## v10
// Classic_Pong_Top
module Classic_Pong_Top (
    input clk_i,
    input rst_i,
    input UART_RX_i,
    input sw1_i,
    input sw2_i,
    input sw3_i,
    input sw4_i,
    output VGA_Hsync_o,
    output VGA_Vsync_o,
    output VGA_Red_0_o,
    output VGA_Red_1_o,
    output VGA_Red_2_o,
    output VGA_Grn_0_o,
    output VGA_Grn_1_o,
    output VGA_Grn_2_o,
    output VGA_Blu_0_o,
    output VGA_Blu_1_o,
    output VGA_Blu_2_o
);
For scale: ~18 I/O pins, roughly 18000 um2 of cells after synthesis.
make LEC_CHECK=0 ABC_AREA=1 CAP_MARGIN=15 CORE_MARGIN=2 CORE_UTILIZATION=70 CTS_CLUSTER_DIAMETER=285 PLACE_DENSITY_LB_ADDON=0.01 SETUP_SLACK_MARGIN=3.44 SLEW_MARGIN=20 finish   # period 12.2 ns
run.sh (not shown) runs the stock make flow with config.mk's settings and CLKGATE_MAP_FILE=.
v10 was carried through to the last stage, and its layout satisfied the timing, design-rule and antenna checks.
[inputs] v38 vs v10
Settings: CTS_CLUSTER_DIAMETER no longer set, was 285; CORE_UTILIZATION now 72, was 70; SETUP_SLACK_MARGIN now -0.14, was 3.44; CAP_MARGIN now 20, was 15; CTS_CLUSTER_SIZE now 72, previously not set; the clock period (ns, I/O delays scaled along) now 5.31, was 12.2.
Notes after the runs:
In v38, clock-buffer cell count is higher than in v10.
| amount of wire on met3 after detailed routing | v38 vs v10 | 5.1% lower |
The lower area added between synthesis and finish of v10 and v38 is in v38.

== build 59 ==
Classic_Pong_Top again, from the RTL that the note above started with.
clock: 9.01 ns
lec_check: 0
cap_margin: 20
cell_pad_in_sites_global_placement: 2
core_aspect_ratio: 0.61
core_margin: 2
core_utilization: 20
gpl_routability_driven: 0
place_density: 0.6
setup_slack_margin: 0.87
slew_margin: 20
diff inputs: build 59 => build 23
--- a/flow/config.mk
+++ b/flow/config.mk
@@ -7,10 +7,6 @@
 export LEC_CHECK = 0
 export CAP_MARGIN = 20
-export CELL_PAD_IN_SITES_GLOBAL_PLACEMENT = 2
-export CORE_ASPECT_RATIO = 0.61
 export CORE_MARGIN = 2
-export CORE_UTILIZATION = 20
-export GPL_ROUTABILITY_DRIVEN = 0
+export CORE_UTILIZATION = 40
 export PLACE_DENSITY = 0.6
-export SETUP_SLACK_MARGIN = 0.87
 export SLEW_MARGIN = 20
==> flow/constraint.sdc <==
create_clock -name core_clock -period 12.1 [get_ports {clk_i}]
set_input_delay 2.4200 -clock core_clock [delete_from_list [all_inputs] [get_ports {clk_i}]]
set_output_delay 2.4200 -clock core_clock [all_outputs]
set_load 0.01 [all_outputs]
[summary]
In summary, build 59 completed successfully, with a layout that passed the timing, design-rule and antenna checks. Having completed the whole flow, build 23 delivered a layout that passed the timing, design-rule and antenna checks. Diff build 23..build 59 | combinational share of power | negligible. In build 23 relative to build 59, met2 layer wire length in the routed design had gone up by a little under 10%. From build 59 to build 23 the numbers moved as follows: via count of the routed design closely matched the old numbers; initial core utilization +20 points; worst setup slack has increased. Build 23 vs. build 59: detailed-route wire length went down by 5700 um. Build 23 — number of cells on the critical path 12 lower, build 59 as reference. On worst hold slack: build 23 sits above build 59. Est. power | build 23 vs build 59 | build 23 lower. The most used routing layer in global routing comes out met1 in one run and met2 in the other, namely in build 59 and build 23 respectively. Going from build 59 to build 23, clock latency reported for the late side of the worst-skew pair now smaller, via count of the first global-routing pass now larger.
diff inputs: build 23 => build 53
--- a/flow/config.mk
+++ b/flow/config.mk
@@ -6,7 +6,9 @@
 export NUM_CORES = 4
 export LEC_CHECK = 0
+export ABC_AREA = 1
 export CAP_MARGIN = 20
 export CORE_MARGIN = 2
-export CORE_UTILIZATION = 40
+export CORE_UTILIZATION = 65
+export CTS_CLUSTER_DIAMETER = 285
 export PLACE_DENSITY = 0.6
 export SLEW_MARGIN = 20
==> flow/constraint.sdc <==
create_clock -name core_clock -period 18.2 [get_ports {clk_i}]
set_input_delay 3.6400 -clock core_clock [delete_from_list [all_inputs] [get_ports {clk_i}]]
set_output_delay 3.6400 -clock core_clock [all_outputs]
set_load 0.01 [all_outputs]
## What came out
- Build 53 has completed all stages; timing, DRC and antenna checks passed.
- Taking build 53 over build 23, the die height ratio works out to 0.832.
- Build 53 vs build 23 — tally of clock buffers in the finished layout dropped 12.
- Build 53: number of vias per cell after detailed routing higher than build 23
- Build 53 vs build 23: combined area of all synthesized cells up
- For area reported by Yosys stat, dividing the value from build 23 by the value from build 53 gives 0.896.
- The higher full die area of build 53 and build 23 is in build 23.
Inputs modified between build 53 and build 32:
--- a/flow/config.mk
+++ b/flow/config.mk
@@ -6,9 +6,6 @@
 export NUM_CORES = 4
 export LEC_CHECK = 0
-export ABC_AREA = 1
 export CAP_MARGIN = 20
 export CORE_MARGIN = 2
-export CORE_UTILIZATION = 65
-export CTS_CLUSTER_DIAMETER = 285
-export PLACE_DENSITY = 0.6
+export CORE_UTILIZATION = 64
 export SLEW_MARGIN = 20
==> flow/constraint.sdc <==
create_clock -name core_clock -period 19.4 [get_ports {clk_i}]
set_input_delay 3.8800 -clock core_clock [delete_from_list [all_inputs] [get_ports {clk_i}]]
set_output_delay 3.8800 -clock core_clock [all_outputs]
set_load 0.01 [all_outputs]
Findings:
- | standard cell core area | build 32 vs build 53 | better |
- Compared to build 53, the routing of build 32 uses less wire.
- Compared with build 53, build 32 shows a higher transition at the pin with the smallest max-transition slack.
- Build 32 vs. build 53: cell row count went down by 5.0%; net switching power figure went down by 7.1%; iteration-0 DRC count of the detailed router went down by 573; internal power went down by 5.2%.
- Build 32 vs. build 53: pre-CTS setup slack increased 0.31 ns, critical path depth increased 4.
- Build 32 reports its first element of the critical path as rst_i while build 53 reports VGA_Sync_Porch_Inst.blu_video_o[1].
- Share of total power in combinational logic for build 32: 0.3 points down relative to build 53
#### Input delta (build 98 over build 32)
--- a/flow/config.mk
+++ b/flow/config.mk
@@ -8,4 +8,5 @@
 export CAP_MARGIN = 20
 export CORE_MARGIN = 2
-export CORE_UTILIZATION = 64
+export CORE_UTILIZATION = 72
+export SETUP_SLACK_MARGIN = 1.58
 export SLEW_MARGIN = 20
==> flow/constraint.sdc <==
create_clock -name core_clock -period 5.31 [get_ports {clk_i}]
set_input_delay 1.0620 -clock core_clock [delete_from_list [all_inputs] [get_ports {clk_i}]]
set_output_delay 1.0620 -clock core_clock [all_outputs]
set_load 0.01 [all_outputs]
### Flow results
Higher global routing usage on met2 among build 32 and build 98: build 98. Final cell area excluding filler cells delta (build 32 -> build 98): insignificant. Between build 32 and build 98, largest net degree at the start of global routing decreased. [diff] total via count after detailed routing, build 98 relative to build 32: regression. Side by side, number of cells in the finished layout apart from fillers turned out lower in build 98 than in build 32. Build 98 went all the way through the flow, and no timing, DRC or antenna check failed. Sequential share of layout area: build 98 vs build 32, no meaningful difference.

Classic_Pong_Top again, from the RTL that the note above started with.
## Classic_Pong_Top
module Classic_Pong_Top (
    input clk_i,
    input rst_i,
    input UART_RX_i,
    input sw1_i,
    input sw2_i,
    input sw3_i,
    input sw4_i,
    output VGA_Hsync_o,
    output VGA_Vsync_o,
    output VGA_Red_0_o,
    output VGA_Red_1_o,
    output VGA_Red_2_o,
    output VGA_Grn_0_o,
    output VGA_Grn_1_o,
    output VGA_Grn_2_o,
    output VGA_Blu_0_o,
    output VGA_Blu_1_o,
    output VGA_Blu_2_o
);
Settings: LEC_CHECK=0, CAP_MARGIN=15, CORE_MARGIN=2, CORE_UTILIZATION=72, CTS_CLUSTER_DIAMETER=363, CTS_CLUSTER_SIZE=25, HOLD_SLACK_MARGIN=0.29, PLACE_DENSITY_LB_ADDON=0.0, SETUP_SLACK_MARGIN=-0.8, SLEW_MARGIN=20, TNS_END_PERCENT=10; clock period 14.7 ns.
Edit:
CAP_MARGIN = 20   (was 15)
CTS_CLUSTER_DIAMETER = unset   (was 363)
CTS_CLUSTER_SIZE = unset   (was 25)
HOLD_SLACK_MARGIN = unset   (was 0.29)
PLACE_DENSITY_LB_ADDON = 0.01   (was 0.0)
SETUP_SLACK_MARGIN = 1.57   (was -0.8)
TNS_END_PERCENT = unset   (was 10)
clock period = 5.31 ns   (was 14.7 ns; I/O delays follow)
Total power went up to 3.6 times its value.
Cell area rose by 4.5%.
Clock power rose to 5.2 times its value.
Global-route usage is higher by 1.3 points.
Edit:
ABC_AREA = 1   (was unset)
CTS_CLUSTER_SIZE = 72   (was unset)
PLACE_DENSITY = 0.38   (was unset)
PLACE_DENSITY_LB_ADDON = unset   (was 0.01)
SETUP_SLACK_MARGIN = -0.14   (was 1.57)
What happened: The changed run completed with no timing, DRC or antenna violations; non-clock buffer count came out higher by 1; cell area goes up by roughly a tenth; power fell by a few percent; clock power came out lower by a few percent; flip-flop count is unchanged; via count came out higher by a quarter to a third.
Edit:
CTS_CLUSTER_SIZE = 15   (was 72)
GPL_ROUTABILITY_DRIVEN = 0   (was unset)
HOLD_SLACK_MARGIN = 0.29   (was unset)
PLACE_DENSITY = unset   (was 0.38)
PLACE_DENSITY_LB_ADDON = 0.02   (was unset)
=>
- global-route usage goes down by 0.48 points
- setup slack improved by 0.15 ns
- cell area is about the same
- core utilization stays flat
- non-clock buffer count goes down by 1
- wire length goes down by 2.5%
- cell count barely changes
- clock-buffer cell count goes down by 2
- fmax goes up by 4.9%

build 1:
Classic_Pong_Top again, from the RTL that the note above started with.
clock: 5.31 ns
lec_check: 0
abc_area: 1
cap_margin: 40
core_aspect_ratio: 1.34
core_margin: 2
core_utilization: 72
cts_cluster_size: 10
place_density: 0.38
setup_slack_margin: 1.51
slew_margin: 20
## Diff of input files: build 88 against build 1
# build 1
export LEC_CHECK = 0
export ABC_AREA = 1
export CAP_MARGIN = 40
export CORE_ASPECT_RATIO = 1.34
export CORE_MARGIN = 2
export CORE_UTILIZATION = 72
export CTS_CLUSTER_SIZE = 10
export PLACE_DENSITY = 0.38
export SETUP_SLACK_MARGIN = 1.51
export SLEW_MARGIN = 20
create_clock -name core_clock -period 5.31 [get_ports {clk_i}]
# build 88
export LEC_CHECK = 0
export ABC_AREA = 1
export CAP_MARGIN = 20
export CORE_MARGIN = 2
export CORE_UTILIZATION = 72
export CTS_CLUSTER_DIAMETER = 379
export CTS_CLUSTER_SIZE = 16
export PLACE_DENSITY_LB_ADDON = 0.01
export SETUP_SLACK_MARGIN = -0.14
export SLEW_MARGIN = 20
create_clock -name core_clock -period 5.31 [get_ports {clk_i}]
## What came out
- Final estimated routing congestion in global placement: build 88 vs build 1 down about 6%
- For area fraction in and, or, nand and nor cells after synthesis, build 1 and build 88 come out practically identical.
- In the tables for build 1 and build 88, number of core rows reads higher with build 1.
- Compared build 88 vs build 1, and met2 routing resource usage after global routing is down in build 88.
- Build 88 vs build 1 — clock-buffer cell count dropped 41%.
- Diff build 1 and build 88: worst setup slack lower in build 1
The inputs of build 15 differ from those of build 88 as listed below.
# build 88
export LEC_CHECK = 0
export ABC_AREA = 1
export CAP_MARGIN = 20
export CORE_MARGIN = 2
export CORE_UTILIZATION = 72
export CTS_CLUSTER_DIAMETER = 379
export CTS_CLUSTER_SIZE = 16
export PLACE_DENSITY_LB_ADDON = 0.01
export SETUP_SLACK_MARGIN = -0.14
export SLEW_MARGIN = 20
create_clock -name core_clock -period 5.31 [get_ports {clk_i}]
# build 15
export LEC_CHECK = 0
export ABC_AREA = 1
export CAP_MARGIN = 20
export CORE_MARGIN = 2
export CORE_UTILIZATION = 72
export CTS_CLUSTER_SIZE = 15
export GPL_ROUTABILITY_DRIVEN = 0
export PLACE_DENSITY_LB_ADDON = 0.02
export SETUP_SLACK_MARGIN = 1.58
export SLEW_MARGIN = 20
create_clock -name core_clock -period 5.31 [get_ports {clk_i}]
### Flow results
- Reported leakage power in build 15 is 0.27 nW higher than in build 88
- Comparing build 88 and build 15, final cell count without fillers is lower on build 88.
- Clock transition at the register clock pins on the worst setup and hold paths after CTS essentially unchanged between build 15 and build 88.
- Lower met3 capacity usage during global routing was reported by build 88, not build 15.
- Utilization build 88 -> build 15: up
- Compared with build 88, build 15 shows number of iterations in the first detailed-routing pass higher by 2.
- Design area: build 15 > build 88

Setup of alpha:
Classic_Pong_Top again, from the RTL that the note above started with.
// Classic_Pong_Top
module Classic_Pong_Top (
    input clk_i,
    input rst_i,
    input UART_RX_i,
    input sw1_i,
    input sw2_i,
    input sw3_i,
    input sw4_i,
    output VGA_Hsync_o,
    output VGA_Vsync_o,
    output VGA_Red_0_o,
    output VGA_Red_1_o,
    output VGA_Red_2_o,
    output VGA_Grn_0_o,
    output VGA_Grn_1_o,
    output VGA_Grn_2_o,
    output VGA_Blu_0_o,
    output VGA_Blu_1_o,
    output VGA_Blu_2_o
);
    parameter CLKS_PER_BIT = 217;
    parameter VIDEO_WIDTH = 3;  
    parameter TOTAL_COLS = 800;
    parameter TOTAL_ROWS = 525;
    parameter ACTIVE_COLS = 640;
    parameter ACTIVE_ROWS = 480;
    wire [VIDEO_WIDTH-1:0] Red_Video_Pong_w, Red_Video_Porch_w;
    wire [VIDEO_WIDTH-1:0] Grn_Video_Pong_w, Grn_Video_Porch_w;
    wire [VIDEO_WIDTH-1:0] Blu_Video_Pong_w, Blu_Video_Porch_w;
    wire rx_dv_w;
    UART_RX #(.CLKS_PER_BIT(CLKS_PER_BIT)) UART_RX_Inst
    (
        .clk_i(clk_i),
        .rst_i(rst_i),
        .rx_serial_i(UART_RX_i),
        .rx_dv_o(rx_dv_w),
        .rx_byte_o()
    );
    wire Hsync_w, Vsync_w;
    VGA_Sync_Pulse #( 
        .TOTAL_COLS(TOTAL_COLS),
  ...
==> flow/config.mk <==
export PLATFORM = sky130hd
export DESIGN_NAME = Classic_Pong_Top
export DESIGN_NICKNAME = Classic_Pong_Top
export VERILOG_FILES = /design/flow/design.v
export SDC_FILE = /design/flow/constraint.sdc
export NUM_CORES = 4
export LEC_CHECK = 0
export ABC_AREA = 1
export CAP_MARGIN = 40
export CORE_MARGIN = 2
export CORE_UTILIZATION = 72
export CTS_CLUSTER_DIAMETER = 379
export CTS_CLUSTER_SIZE = 16
export GPL_ROUTABILITY_DRIVEN = 0
export PLACE_DENSITY_LB_ADDON = 0.01
export SETUP_SLACK_MARGIN = -0.14
export SLEW_MARGIN = 20
==> flow/constraint.sdc <==
create_clock -name core_clock -period 5.31 [get_ports {clk_i}]
set_input_delay 1.0620 -clock core_clock [delete_from_list [all_inputs] [get_ports {clk_i}]]
set_output_delay 1.0620 -clock core_clock [all_outputs]
set_load 0.01 [all_outputs]
diff inputs: alpha => beta
==> flow/config.mk <==
export PLATFORM = sky130hd
export DESIGN_NAME = Classic_Pong_Top
export DESIGN_NICKNAME = Classic_Pong_Top
export VERILOG_FILES = /design/flow/design.v
export SDC_FILE = /design/flow/constraint.sdc
export NUM_CORES = 4
export LEC_CHECK = 0
export ABC_AREA = 1
export CAP_MARGIN = 20
export CORE_MARGIN = 2
export CORE_UTILIZATION = 72
export CTS_CLUSTER_SIZE = 15
export GPL_ROUTABILITY_DRIVEN = 0
export PLACE_DENSITY_LB_ADDON = 0.03
export SETUP_SLACK_MARGIN = -0.14
export SLEW_MARGIN = 20
Results
In beta, vias per cell is higher than in alpha.
Changes observed in beta relative to alpha: clock-buffer cell count rose 27, global-route usage over all layers increased by 1.8 points relative to the old numbers, final worst slack fell 0.084 ns, total power after layout has increased.
Setup changes, beta to gamma
-- flow/config.mk --
<<< beta, line 12
export CTS_CLUSTER_SIZE = 15
export GPL_ROUTABILITY_DRIVEN = 0
export PLACE_DENSITY_LB_ADDON = 0.03
export SETUP_SLACK_MARGIN = -0.14
export SLEW_MARGIN = 20
>>> gamma, line 12
export CTS_CLUSTER_SIZE = 15
export GPL_ROUTABILITY_DRIVEN = 0
export PLACE_DENSITY_LB_ADDON = 0.08
export SLEW_MARGIN = 20
Each of the runs, namely beta and gamma, reached the end of the flow and came out clean. Looking at met1 track utilization from global routing, gamma sits 2.5 points lower than beta does. Between beta and gamma, the leakage power is lower for beta. Diff beta -> gamma: wire length of the first global-routing pass now sits higher; area added between synthesis and finish now sits higher; xor and xnor area share after synthesis now sits at about the same level. Detailed-route via count of gamma falls short of that of beta slightly. For the critical path depth, gamma came in 1 lower than beta did. Relative to beta, the total non-filler cell area in the finished layout measured on gamma has increased slightly. Lower post-route worst hold slack was reported by beta, not gamma. Power drawn by the sequential cells essentially unchanged between beta and gamma.
diff inputs: gamma => delta
==> flow/config.mk <==
export PLATFORM = sky130hd
export DESIGN_NAME = Classic_Pong_Top
export DESIGN_NICKNAME = Classic_Pong_Top
export VERILOG_FILES = /design/flow/design.v
export SDC_FILE = /design/flow/constraint.sdc
export NUM_CORES = 4
export LEC_CHECK = 0
export ABC_AREA = 1
export CAP_MARGIN = 35
export CORE_MARGIN = 2
export CORE_UTILIZATION = 72
export CTS_CLUSTER_DIAMETER = 368
export CTS_CLUSTER_SIZE = 15
export GPL_ROUTABILITY_DRIVEN = 0
export PLACE_DENSITY_LB_ADDON = 0.02
export SETUP_SLACK_MARGIN = -0.14
export SLEW_MARGIN = 20
Findings:
Post-route fraction of the period consumed by the critical path (delta over gamma): decrease, 4.2 points
Compared with gamma, in delta transition time at the pin with the least slew margin went down by 0.16 ns, wire length went down by about 4.6%, post-route core utilization went down by 2.5 points.
The relative area change from synthesis to final layout in delta was lower than what gamma gave.
Re met2 wirelength from detailed routing: delta and gamma aren't equal, and the lower value belongs to delta.
Looking at peak ir drop on the vdd network across both flows, delta is the stronger of the two, with gamma trailing.
delta against gamma: summed area of non-filler cells in the final layout now sits lower; power now sits lower.
Power share of the clock group, delta and gamma: smaller value in delta
No activity file was given, so power comes from the tool's default toggle rates.
